==> inputs of run a <==
// ahb_to_apb_bridge
module ahb_to_apb_bridge
#(
        parameter AHB_AW = 32,
        parameter APB_AW = 32,
        parameter AHB_DW = 32,
        parameter APB_DW = 8,
        parameter FIFO_SIZE = 8
)
(
        HCLK,        
        HRESETn,     
        HADDR,       
        HSIZE,       
        HWDATA,      
        HWRITE,      
        HRDATA,      
        HREADY,      
        HRESP,       
        HSELAPB,     
        PADDR,       
        PSEL,        
        PENABLE,     
        PWRITE,      
        PWDATA,      
        PRDATA,      
        PREADY,      
        PSLVERR      
);
localparam RATIO = AHB_DW / APB_DW;
input                   HCLK;
input                   HRESETn;
input [(AHB_AW-1):0]    HADDR;
input [2:0]             HSIZE;
input [(AHB_DW-1):0]    HWDATA;
input                   HWRITE;
input                   HSELAPB;
output [(AHB_DW-1):0]   HRDATA;
output                  HREADY;
  ...
make LEC_CHECK=0 ABC_AREA=1 CAP_MARGIN=20 CELL_PAD_IN_SITES_GLOBAL_PLACEMENT=0 CORE_ASPECT_RATIO=0.87 CORE_MARGIN=2 CORE_UTILIZATION=72 CTS_CLUSTER_DIAMETER=42 CTS_CLUSTER_SIZE=29 MAX_ROUTING_LAYER=met4 PLACE_DENSITY=0.64 SETUP_SLACK_MARGIN=-0.28 SLEW_MARGIN=20 finish   # period 2.91 ns
run.sh (not shown) runs the stock make flow with config.mk's settings and CLKGATE_MAP_FILE=.
==> run b: changes against run a <==
ABC_AREA = default   (was 1)
CAP_MARGIN = 0   (was 20)
CELL_PAD_IN_SITES_GLOBAL_PLACEMENT = default   (was 0)
CORE_ASPECT_RATIO = default   (was 0.87)
CORE_UTILIZATION = 70   (was 72)
CTS_CLUSTER_DIAMETER = 93   (was 42)
CTS_CLUSTER_SIZE = default   (was 29)
MAX_ROUTING_LAYER = default   (was met4)
PLACE_DENSITY = default   (was 0.64)
SETUP_SLACK_MARGIN = default   (was -0.28)
==> flow/constraint.sdc (replaced) <==
create_clock -name core_clock -period 2.9 [get_ports {HCLK}]
set_input_delay 0.5800 -clock core_clock [delete_from_list [all_inputs] [get_ports {HCLK}]]
set_output_delay 0.5800 -clock core_clock [all_outputs]
set_load 0.01 [all_outputs]
==> run c: changes against run a <==
ABC_AREA = 0   (was 1)
CORE_ASPECT_RATIO = 1.44   (was 0.87)
CORE_UTILIZATION = 65   (was 72)
CTS_CLUSTER_DIAMETER = 99   (was 42)
PLACE_DENSITY = default   (was 0.64)
PLACE_DENSITY_LB_ADDON = 0.26   (was default)
SETUP_SLACK_MARGIN = default   (was -0.28)
==> flow/constraint.sdc (replaced) <==
create_clock -name core_clock -period 8.49 [get_ports {HCLK}]
set_input_delay 1.6980 -clock core_clock [delete_from_list [all_inputs] [get_ports {HCLK}]]
set_output_delay 1.6980 -clock core_clock [all_outputs]
set_load 0.01 [all_outputs]
==> run d: changes against run a <==
CELL_PAD_IN_SITES_GLOBAL_PLACEMENT = default   (was 0)
CORE_ASPECT_RATIO = default   (was 0.87)
CTS_CLUSTER_DIAMETER = default   (was 42)
CTS_CLUSTER_SIZE = 10   (was 29)
MAX_ROUTING_LAYER = default   (was met4)
PLACE_DENSITY = default   (was 0.64)
SETUP_SLACK_MARGIN = default   (was -0.28)
SLEW_MARGIN = 30   (was 20)
TNS_END_PERCENT = 10   (was default)
==> flow/constraint.sdc (replaced) <==
create_clock -name core_clock -period 2.9 [get_ports {HCLK}]
set_input_delay 0.5800 -clock core_clock [delete_from_list [all_inputs] [get_ports {HCLK}]]
set_output_delay 0.5800 -clock core_clock [all_outputs]
set_load 0.01 [all_outputs]
==> comparison <==
- Run d finished but failed the layout checks on setup timing. Run c went through all stages and came out clean. Run b ran to the end with violations: setup timing. Run a reached the layout checks and failed them: setup timing.
- Combinational power, highest first: run d, run a, run b, run c.
- Of run d and run a, run d has the higher cell area (gap about 0.75%, measured against run a).
- Synthesized cell count: run c is smaller than run a (about 45%).
- In sequential cell count, run d and run b do not differ.
- The sequential power of run a is 3.3 times that of run c.
- Worst setup slack, highest first: run c, run d, run a, run b.
- Area after synthesis is the same in run a and run d.
- Of run c and run a, run a has the higher critical path depth (gap 5).
- The highest clock skew belongs to run d, the lowest to run b.
==> figures <==
Result of the run: run b complete, but fails checks; run d complete, but fails checks; run a complete, but fails checks; run c no timing/DRC/antenna violations
Reasons for failing layout checks: run b setup timing; run d setup timing; run a setup timing; run c -
Total power density per cell area: run b 727 mW/mm²; run d 1090 mW/mm²; run a 1060 mW/mm²; run c 223 mW/mm²
P_sw: run b 5860 µW; run d 14700 µW; run a 14600 µW; run c 1660 µW
Internal cell power: run b 17900 µW; run d 22000 µW; run a 20800 µW; run c 4950 µW
Synthesized area per cell: run b 18.9 µm²; run d 10.9 µm²; run a 10.9 µm²; run c 18.9 µm²
Comb/total area: run b 0.218; run d 0.238; run a 0.239; run c 0.237
Tap cells: run b 511; run d 518; run a 517; run c 546
Area fraction of the dominant cell type after synthesis: run b 0.601; run d 0.573; run a 0.573; run c 0.601
Worst setup path endpoint: run b PWDATA[7]; run d PWDATA[7]; run a PWDATA[6]; run c PWDATA[1]
Area fraction in full adders, half adders and majority gates: run b 0.00561; run d 0.00534; run a 0.00534; run c 0.00561
Count of clock buffers in the final design: run b 93; run d 128; run a 58; run c 47
Number of cells in Yosys stat: run b 1418; run d 2573; run a 2573; run c 1418
DR vias: run b 15300; run d 22300; run a 21500; run c 13700
Net count of the mapped netlist: run b 1511; run d 2666; run a 2666; run c 1511
Number of global-route vias before repair: run b 15600; run d 22500; run a 21000; run c 14300
WHS: run b 0.382 ns; run d 0.388 ns; run a 0.0264 ns; run c 0.403 ns
CP max stage cell: run b sky130_fd_sc_hd__mux4_2; run d sky130_fd_sc_hd__dfrtp_4; run a sky130_fd_sc_hd__dfrtp_4; run c sky130_fd_sc_hd__dfrtp_4
Number of ordinary inverters in the final layout: run b 13; run d 110; run a 110; run c 13
Total die size: run b 0.0398 mm²; run d 0.0406 mm²; run a 0.0406 mm²; run c 0.0429 mm²
Power is estimated from default activity; no workload was simulated.
